## lagoon
// mdc
module mdc (clk, rst_n, start, A, B, out, done);
input clk, rst_n, start;
input [7:0] A, B;
output reg [7:0] out;
output reg done;
reg [1:0] state;
reg [7:0] A_aux, B_aux;
localparam IDLE = 2'b00;
localparam SUBTRACT = 2'b01;
localparam FINISHED = 2'b10;
always @(posedge clk or negedge rst_n) begin
    if (!rst_n) begin
        state <= IDLE;
        out <= 0;
        done <= 0;
    end else begin
        done <= 0;
        case (state)
            IDLE: begin
                state <= IDLE;
                if (start) begin
                    state <= SUBTRACT;
                    A_aux <= A;
                    B_aux <= B;
                end
            end
            SUBTRACT: begin
                state <= SUBTRACT;
                if (A_aux > B_aux)
                    A_aux <= A_aux - B_aux;
                else if (B_aux > A_aux)
                    B_aux <= B_aux - A_aux;
                else
                    state <= FINISHED;
            end
            FINISHED: begin
                state <= IDLE;
                done <= 1;
                out <= A_aux;
            end
            default: state <= IDLE;
        endcase
    end
end
endmodule
Size: about 210 cells after synthesis, about 28 flip-flops, ~28 I/O pins, about 2000 um^2 of cells after synthesis.
clock: 4.87 ns
lec_check: 0
cap_margin: 40
core_aspect_ratio: 1.52
core_margin: 2
core_utilization: 56
cts_buf_list: sky130_fd_sc_hd__clkbuf_16
cts_cluster_diameter: 214
cts_cluster_size: 89
gpl_timing_driven: 1
place_density: 0.36
slew_margin: 20
tns_end_percent: 5
run.sh (not shown) runs the stock make flow with config.mk's settings and CLKGATE_MAP_FILE=.
Changes in tundra relative to lagoon:
- CORE_ASPECT_RATIO: 1.52 -> 0.5
- CORE_MARGIN: 2 -> 10
- HOLD_SLACK_MARGIN: unset -> 0.3
- SETUP_SLACK_MARGIN: unset -> -0.48
## What came out
tundra against lagoon: number of cells on the worst reg-to-reg path higher; post-layout worst setup margin has decreased; sequential share of layout area has remained practically unchanged; final cell count increased by 3.7% relative to the old numbers. Routed metal-1 wire length: tundra vs lagoon up about 13%. Going from lagoon to tundra, global-route usage shrinks by 10 points. Summary of tundra over lagoon: worst slew margin relative to its limit increased 5.8 points, critical path depth now sits higher, synthesized chip area reported by yosys level, final-layout worst hold slack comparable.
#### Input delta (violet over tundra)
- HOLD_SLACK_MARGIN: 0.3 -> unset
- GPL_TIMING_DRIVEN: 1 -> unset
- CORE_UTILIZATION: 56 -> 66
- SETUP_SLACK_MARGIN: -0.48 -> unset
- TNS_END_PERCENT: 5 -> unset
- CTS_CLUSTER_SIZE: 89 -> unset
- CORE_MARGIN: 10 -> 2
- PLACE_DENSITY: 0.36 -> unset
- CTS_CLUSTER_DIAMETER: 214 -> unset
- CORE_ASPECT_RATIO: 0.5 -> unset
- the clock period (ns, I/O delays scaled along): 4.87 -> 2.17
### Flow results
Stage in which a tool error killed violet: clock tree synthesis. Summary of violet over tundra: pre-CTS worst setup slack fell 1.73 ns, half-perimeter wire length after detailed placement rose about 26%. Diff tundra -> violet: starting density of the core saw an increase; placed cell count saw an increase; yosys-reported design area after synthesis saw little to no change; chip area saw a decrease. Die height of violet falls short of that of tundra by a few percent. The routability congestion estimate from global placement in tundra is 0.916 times that in violet.
For nickel, these inputs were changed with respect to violet:
- setting ABC_AREA to 1 for the first time
- changing CORE_UTILIZATION from 66 to 72
- changing CAP_MARGIN from 40 to 20
- changing the clock period (ns, I/O delays scaled along) from 2.17 to 2.27
Results
nickel did not finish: a tool error stopped it during global routing.
For the worst setup slack before clock tree synthesis, nickel came in 0.14 ns higher than violet did.
nickel: part of the Yosys area used for sequential elements 1.9 points above violet
Diff violet -> nickel | area after detailed placement | decrease of about 11%
Taking nickel over violet, the die height ratio works out to 0.940.
As of nickel, horizontal extent of the die had fallen by a few percent compared to violet.
Changes observed in nickel relative to violet: total die area down 410 um^2; mux contribution to synthesized area down 5.7 points; synthesis area per yosys down 91 um^2.


Setup of red:
mdc again, from the RTL that the note above started with.
## mdc
module mdc (clk, rst_n, start, A, B, out, done);
input clk, rst_n, start;
input [7:0] A, B;
output reg [7:0] out;
output reg done;
reg [1:0] state;
reg [7:0] A_aux, B_aux;
localparam IDLE = 2'b00;
localparam SUBTRACT = 2'b01;
localparam FINISHED = 2'b10;
always @(posedge clk or negedge rst_n) begin
    if (!rst_n) begin
        state <= IDLE;
        out <= 0;
        done <= 0;
    end else begin
        done <= 0;
        case (state)
            IDLE: begin
                state <= IDLE;
                if (start) begin
                    state <= SUBTRACT;
                    A_aux <= A;
                    B_aux <= B;
                end
            end
            SUBTRACT: begin
                state <= SUBTRACT;
                if (A_aux > B_aux)
                    A_aux <= A_aux - B_aux;
                else if (B_aux > A_aux)
                    B_aux <= B_aux - A_aux;
                else
                    state <= FINISHED;
            end
            FINISHED: begin
                state <= IDLE;
                done <= 1;
                out <= A_aux;
            end
            default: state <= IDLE;
        endcase
    end
end
endmodule
make LEC_CHECK=0 CAP_MARGIN=5 CORE_ASPECT_RATIO=0.5 CORE_MARGIN=10 CORE_UTILIZATION=56 CTS_BUF_LIST=sky130_fd_sc_hd__clkbuf_16 CTS_CLUSTER_DIAMETER=214 CTS_CLUSTER_SIZE=89 GPL_TIMING_DRIVEN=1 PLACE_DENSITY=0.86 SLEW_MARGIN=20 TNS_END_PERCENT=5 finish   # period 4.87 ns
> inputs changed (red -> blue)
--- a/flow/config.mk
+++ b/flow/config.mk
@@ -6,7 +6,7 @@
 export NUM_CORES = 4
 export LEC_CHECK = 0
-export CAP_MARGIN = 5
+export CAP_MARGIN = 40
 export CORE_ASPECT_RATIO = 0.5
-export CORE_MARGIN = 10
+export CORE_MARGIN = 2
 export CORE_UTILIZATION = 56
 export CTS_BUF_LIST = sky130_fd_sc_hd__clkbuf_16
@@ -14,5 +14,5 @@
 export CTS_CLUSTER_SIZE = 89
 export GPL_TIMING_DRIVEN = 1
-export PLACE_DENSITY = 0.86
+export PLACE_DENSITY = 0.36
 export SLEW_MARGIN = 20
 export TNS_END_PERCENT = 5
Findings:
- Core util | blue vs red | blue lower
- Going from red to blue, design area shrank slightly.
- From red to blue the numbers moved as follows: global-route usage up 8.8 points; wire length on met2 moved down; combined area of the multi-input logic cells closely matched the old numbers.
- Diff red and blue: final cycle utilization of the critical path higher in red
- [compare] base=red new=blue: path length in cells of the critical path decreased by 3 relative to the old numbers, final cell count increased by about 0.36% relative to the old numbers, worst setup slack increased by 100 ps relative to the old numbers.
- red consumes more power than blue.
--- input diff blue..green ---
--- a/flow/config.mk
+++ b/flow/config.mk
@@ -6,8 +6,8 @@
 export NUM_CORES = 4
 export LEC_CHECK = 0
-export CAP_MARGIN = 40
+export CAP_MARGIN = 0
 export CORE_ASPECT_RATIO = 0.5
 export CORE_MARGIN = 2
-export CORE_UTILIZATION = 56
+export CORE_UTILIZATION = 72
 export CTS_BUF_LIST = sky130_fd_sc_hd__clkbuf_16
 export CTS_CLUSTER_DIAMETER = 214
## What came out
- The lower final cycle utilization of the critical path came out of blue.
- Per the final summary, green finished and its layout is clean on timing, DRC and antenna.
- | switching share of power | green vs blue | 1.5 points higher |
- Between green and blue, the worst-case clock skew figures differ only marginally.
- The clock-pin slew of the registers on the worst-case setup and hold paths on green is in line with that on blue.
- Run comparison: green busiest metal layer after global routing met2; blue busiest metal layer after global routing met1
### green -> orange
==> flow/config.mk <==
export PLATFORM = sky130hd
export DESIGN_NAME = mdc
export DESIGN_NICKNAME = mdc
export VERILOG_FILES = /design/flow/design.v
export SDC_FILE = /design/flow/constraint.sdc
export NUM_CORES = 4
export LEC_CHECK = 0
export CAP_MARGIN = 0
export CORE_MARGIN = 2
export CORE_UTILIZATION = 66
export CTS_BUF_LIST = sky130_fd_sc_hd__clkbuf_16
export SLEW_MARGIN = 20
==> flow/constraint.sdc <==
create_clock -name core_clock -period 2.2 [get_ports {clk}]
set_input_delay 0.4400 -clock core_clock [delete_from_list [all_inputs] [get_ports {clk}]]
set_output_delay 0.4400 -clock core_clock [all_outputs]
set_load 0.01 [all_outputs]
[summary]
- orange never completed, since it errored out during clock tree synthesis.
- Going from green to orange, the die area was enlarged.
- Higher last weighted congestion value of the routability-driven placer was reported by green, not orange.
- Per the comparison of orange with green, placement row count picked up an extra 6; mean post-synth cell area now sits at about the same level.
Power is estimated from default activity; no workload was simulated.
